## rev 12
Design multiplier_logic, start of the top module:
module multiplier_logic (
    input  wire        clk,
    input  wire        rst_n,
    input  wire [15:0] a,
    input  wire [15:0] b,
    output reg  [31:0] y
);
     reg[15:0] a_r1,a_r2,a_r3;
     reg[15:0] b_r1,b_r2,b_r3;
    wire [31:0] pp [0:15];
    assign pp[0] = b[0] ? (a << 0) : 32'd0;
    assign pp[1] = b[1] ? (a << 1) : 32'd0;
    assign pp[2] = b[2] ? (a << 2) : 32'd0;
    assign pp[3] = b[3] ? (a << 3) : 32'd0;
    assign pp[4] = b[4] ? (a << 4) : 32'd0;
    assign pp[5] = b[5] ? (a << 5) : 32'd0;
    assign pp[6] = b[6] ? (a << 6) : 32'd0;
    assign pp[7] = b[7] ? (a << 7) : 32'd0;
	 assign pp[8] = b[8] ? (a << 8) : 32'd0;
    assign pp[9] = b[9] ? (a << 9) : 32'd0;
    assign pp[10] = b[10] ? (a << 10) : 32'd0;
    assign pp[11] = b[11] ? (a << 11) : 32'd0;
    assign pp[12] = b[12] ? (a << 12) : 32'd0;
	 assign pp[13] = b[13] ? (a << 13) : 32'd0;
    assign pp[14] = b[14] ? (a << 14) : 32'd0;
    assign pp[15] = b[15] ? (a << 15) : 32'd0;
	 reg [31:0] s1_0, s1_1, s1_2, s1_3, s1_4, s1_5, s1_6, s1_7;
    reg [31:0] s2_0, s2_1, s2_2, s2_3;
    reg [31:0] s3_0, s3_1;
    reg [31:0] s4;
    always @(posedge clk) begin
        if (!rst_n) begin
		  a_r1 <= 32'd0;a_r2 <= 32'd0;a_r3<= 32'd0;
		  b_r1 <= 32'd0;b_r2 <= 32'd0;b_r3<= 32'd0;
		      s1_0 <= 32'd0;
				s1_1 <= 32'd0;
				s1_2 <= 32'd0;
				s1_3 <= 32'd0;
				s1_4 <= 32'd0;
				s1_5 <= 32'd0;
				s1_6 <= 32'd0;
				s1_7 <= 32'd0;
				s2_0 <= 32'd0;
				s2_1 <= 32'd0;
				s2_2 <= 32'd0;
				s2_3 <= 32'd0;
  ...
Size: ~2500 cells after synthesis, about 340 flip-flops, ~66 I/O pins.
Settings: LEC_CHECK=0, ABC_AREA=0, CAP_MARGIN=20, CORE_MARGIN=2, CORE_UTILIZATION=72, CTS_CLUSTER_DIAMETER=393, CTS_CLUSTER_SIZE=99, PLACE_DENSITY=0.41, SLEW_MARGIN=20, TNS_END_PERCENT=10; clock period 2.13 ns.
run.sh (not shown) runs the stock make flow with config.mk's settings and CLKGATE_MAP_FILE=.
Run status, rev 12: aborted in 5_1_grt, error GRT-0232
### rev 12 -> rev 13
- CTS_CLUSTER_DIAMETER now 275, was 393
- PLACE_DENSITY no longer set, was 0.41
- SETUP_SLACK_MARGIN now 0.25, previously not set
- CAP_MARGIN now 0, was 20
- TNS_END_PERCENT now 80, was 10
- CORE_UTILIZATION now 70, was 72
- CTS_CLUSTER_SIZE now 39, was 99
- HOLD_SLACK_MARGIN now -0.07, previously not set
- the clock period (ns, I/O delays scaled along) now 2.15, was 2.13
Findings:
- For rev 13, the flow was terminated by a tool error in 4_1_cts and produced no final design.
- Comparing rev 12 and rev 13, die span in x is lower on rev 12.
- Diff rev 12 -> rev 13: chip height climbed 2.4 µm; fraction of synthesis flops using an asynchronous set or reset pin comparable.
- Going from rev 12 to rev 13, number of placement rows went up 1; minimum setup slack after placement went up 140 ps.
- Per the comparison of rev 13 with rev 12, number of cells in the design after placement now smaller; starting density of the core now smaller.
- Compared rev 12 against rev 13; synthesized cell count within noise.
- Diff rev 12 -> rev 13 | overall die area | increase of about 2.8%

The RTL this note starts from:
==> flow/design.v <==
module multiplier_logic (
    input  wire        clk,
    input  wire        rst_n,
    input  wire [15:0] a,
    input  wire [15:0] b,
    output reg  [31:0] y
);
     reg[15:0] a_r1,a_r2,a_r3;
     reg[15:0] b_r1,b_r2,b_r3;
    wire [31:0] pp [0:15];
    assign pp[0] = b[0] ? (a << 0) : 32'd0;
    assign pp[1] = b[1] ? (a << 1) : 32'd0;
    assign pp[2] = b[2] ? (a << 2) : 32'd0;
    assign pp[3] = b[3] ? (a << 3) : 32'd0;
    assign pp[4] = b[4] ? (a << 4) : 32'd0;
    assign pp[5] = b[5] ? (a << 5) : 32'd0;
    assign pp[6] = b[6] ? (a << 6) : 32'd0;
    assign pp[7] = b[7] ? (a << 7) : 32'd0;
	 assign pp[8] = b[8] ? (a << 8) : 32'd0;
    assign pp[9] = b[9] ? (a << 9) : 32'd0;
    assign pp[10] = b[10] ? (a << 10) : 32'd0;
    assign pp[11] = b[11] ? (a << 11) : 32'd0;
    assign pp[12] = b[12] ? (a << 12) : 32'd0;
	 assign pp[13] = b[13] ? (a << 13) : 32'd0;
    assign pp[14] = b[14] ? (a << 14) : 32'd0;
    assign pp[15] = b[15] ? (a << 15) : 32'd0;
	 reg [31:0] s1_0, s1_1, s1_2, s1_3, s1_4, s1_5, s1_6, s1_7;
    reg [31:0] s2_0, s2_1, s2_2, s2_3;
    reg [31:0] s3_0, s3_1;
    reg [31:0] s4;
    always @(posedge clk) begin
        if (!rst_n) begin
		  a_r1 <= 32'd0;a_r2 <= 32'd0;a_r3<= 32'd0;
		  b_r1 <= 32'd0;b_r2 <= 32'd0;b_r3<= 32'd0;
		      s1_0 <= 32'd0;
				s1_1 <= 32'd0;
				s1_2 <= 32'd0;
				s1_3 <= 32'd0;
				s1_4 <= 32'd0;
				s1_5 <= 32'd0;
				s1_6 <= 32'd0;
				s1_7 <= 32'd0;
				s2_0 <= 32'd0;
				s2_1 <= 32'd0;
				s2_2 <= 32'd0;
				s2_3 <= 32'd0;
				s3_0 <= 32'd0;
				s3_1 <= 32'd0;
            y  <= 32'd0;
            s4 <= 32'd0;
        end else begin
		     a_r1<=a;
           a_r2<=a_r1; 
           a_r3<=a_r2; 
			  b_r1<=b;
			  b_r2<=b_r1;
			  b_r3<=b_r2;
            s1_0 <= pp[0] + pp[1];
            s1_1 <= pp[2] + pp[3];
            s1_2 <= pp[4] + pp[5];
            s1_3 <= pp[6] + pp[7];
            s1_4 <= pp[8] + pp[9];
            s1_5 <= pp[10] + pp[11];
            s1_6 <= pp[12] + pp[13];
            s1_7 <= pp[14] + pp[15];
            s2_0 <= s1_0 + s1_1;
            s2_1 <= s1_2 + s1_3;
            s2_2 <= s1_4 + s1_5;
            s2_3 <= s1_6 + s1_7;
				s3_0  <= s2_0 + s2_1;
				s3_1  <= s2_2 + s2_3;
				s4    <= s3_0 + s3_1; 
            y  <= s4;
        end
    end
endmodule
make LEC_CHECK=0 CAP_MARGIN=20 CORE_MARGIN=2 CORE_UTILIZATION=66 SETUP_SLACK_MARGIN=-0.28 SLEW_MARGIN=20 finish   # period 2.9 ns
The first run completed, yet does not pass: setup timing.
Next try:
- CORE_UTILIZATION: 66 -> 65
- SETUP_SLACK_MARGIN: -0.28 -> 0.39
- clock period: 2.9 -> 2.69 ns (I/O delays scaled with it)
The changed run finished clean.
Critical path depth went down by 2.
Area after synthesis does not change.
Wire length increases by about 28%.
Die size increases by 1.5%.
Register-to-register slack improves by 100 ps.

Setup of job 1721:
RTL: the design.v shown in full above, as it stands there.
Settings: LEC_CHECK=0, CAP_MARGIN=20, CORE_MARGIN=2, CORE_UTILIZATION=70, CTS_CLUSTER_SIZE=77, PLACE_DENSITY_LB_ADDON=0.0, SETUP_SLACK_MARGIN=0.54, SLEW_MARGIN=20; clock period 1.89 ns.
Job 1721 never completed, since it errored out during 4_1_cts.
What job 3144 does differently from job 1721 at the input level:
# job 1721
export LEC_CHECK = 0
export CAP_MARGIN = 20
export CORE_MARGIN = 2
export CORE_UTILIZATION = 70
export CTS_CLUSTER_SIZE = 77
export PLACE_DENSITY_LB_ADDON = 0.0
export SETUP_SLACK_MARGIN = 0.54
export SLEW_MARGIN = 20
create_clock -name core_clock -period 1.89 [get_ports {clk}]
# job 3144
export LEC_CHECK = 0
export ABC_AREA = 1
export CAP_MARGIN = 15
export CORE_MARGIN = 2
export CORE_UTILIZATION = 66
export SETUP_SLACK_MARGIN = 0.53
export SLEW_MARGIN = 20
create_clock -name core_clock -period 2.12 [get_ports {clk}]
Findings:
Job 3144: it failed with a tool error in 5_1_grt, so there are no final results. Lower number of standard cells reported by yosys was reported by job 1721, not job 3144. Changes observed in job 3144 relative to job 1721: post-placement cell count increased 1232, half-perimeter wire length after placement increased 0.46%.
Here is what was changed in the inputs of job 3073 compared with job 3144.
# job 3144
export LEC_CHECK = 0
export ABC_AREA = 1
export CAP_MARGIN = 15
export CORE_MARGIN = 2
export CORE_UTILIZATION = 66
export SETUP_SLACK_MARGIN = 0.53
export SLEW_MARGIN = 20
create_clock -name core_clock -period 2.12 [get_ports {clk}]
# job 3073
export LEC_CHECK = 0
export ABC_AREA = 0
export CAP_MARGIN = 15
export CORE_MARGIN = 2
export CORE_UTILIZATION = 70
export CTS_CLUSTER_DIAMETER = 275
export CTS_CLUSTER_SIZE = 39
export HOLD_SLACK_MARGIN = -0.07
export SETUP_SLACK_MARGIN = 0.25
export SLEW_MARGIN = 20
create_clock -name core_clock -period 2.15 [get_ports {clk}]
[summary]
- Job 3073 did not finish; the tool stopped in 4_1_cts with error DPL-0033.
- Job 3073 gives more fraction of synthesized cell area in xor and xnor cells than job 3144 did.
- Compared with job 3144, job 3073 shows a higher share of the core filled by cells before placement.
- Against job 3144 as the reference, job 3073 delivers a lower count of instantiated cells in the yosys netlist.
Modified inputs, job 5595 compared to job 3073
# job 3073
export LEC_CHECK = 0
export ABC_AREA = 0
export CAP_MARGIN = 15
export CORE_MARGIN = 2
export CORE_UTILIZATION = 70
export CTS_CLUSTER_DIAMETER = 275
export CTS_CLUSTER_SIZE = 39
export HOLD_SLACK_MARGIN = -0.07
export SETUP_SLACK_MARGIN = 0.25
export SLEW_MARGIN = 20
create_clock -name core_clock -period 2.15 [get_ports {clk}]
# job 5595
export LEC_CHECK = 0
export CAP_MARGIN = 20
export CORE_MARGIN = 2
export CORE_UTILIZATION = 40
export SLEW_MARGIN = 20
create_clock -name core_clock -period 4.5 [get_ports {clk}]
==> results <==
Job 5595 ended with every stage complete and zero timing, DRC or antenna violations. Delta (job 5595 minus job 3073): setup slack after placement up 1.38 ns; final weighted congestion in routability-driven placement down 9.3%; total half-perimeter wirelength after legalization and detailed placement down 19%; total instance count after detailed placement down about 2%. From job 5595 to job 3073, number of distinct library cells after synthesis did not move at all. Per the comparison of job 5595 with job 3073, simple-gate share of the synthesized area saw little to no change; die area rose by 73%; summed standard-cell area reported by yosys stayed essentially flat. Synthesized area essentially unchanged between job 5595 and job 3073.
Setup changes, job 5595 to job 9272
# job 5595
export LEC_CHECK = 0
export CAP_MARGIN = 20
export CORE_MARGIN = 2
export CORE_UTILIZATION = 40
export SLEW_MARGIN = 20
create_clock -name core_clock -period 4.5 [get_ports {clk}]
# job 9272
export LEC_CHECK = 0
export CAP_MARGIN = 15
export CORE_MARGIN = 2
export CORE_UTILIZATION = 30
export CTS_CLUSTER_DIAMETER = 243
export SLEW_MARGIN = 10
export TNS_END_PERCENT = 30
create_clock -name core_clock -period 4.5 [get_ports {clk}]
==> results <==
| power after layout | job 9272 vs job 5595 | worse |. Part of the power in the clock network delta for job 9272 relative to job 5595: 0.3 points higher. The hold slack of job 9272 exceeds that of job 5595 by 0.0043 ns.
> inputs changed (job 9272 -> job 5705)
# job 9272
export LEC_CHECK = 0
export CAP_MARGIN = 15
export CORE_MARGIN = 2
export CORE_UTILIZATION = 30
export CTS_CLUSTER_DIAMETER = 243
export SLEW_MARGIN = 10
export TNS_END_PERCENT = 30
create_clock -name core_clock -period 4.5 [get_ports {clk}]
# job 5705
export LEC_CHECK = 0
export CAP_MARGIN = 20
export CORE_MARGIN = 2
export CORE_UTILIZATION = 39
export SLEW_MARGIN = 20
create_clock -name core_clock -period 3.82 [get_ports {clk}]
Notes after the runs:
Data required time at the worst endpoint: job 5705 < job 9272
Final net count (job 5705 over job 9272): increase, 2.9%
Compared with job 9272, job 5705 shows a sum of buffers and inverters on the critical path that is 1 higher.
Going from job 9272 to job 5705, power consumption went up by 17%, via count moved up, net switching power of the design higher, instance count after placement with tap cells included decreased 4.7%.
Job 9272 → job 5705: worst hold slack across all endpoints saw little to no change, total length of routed met2 wires saw an increase, worst setup slack fell by 0.62 ns.
Power and IR drop assume default switching activity.
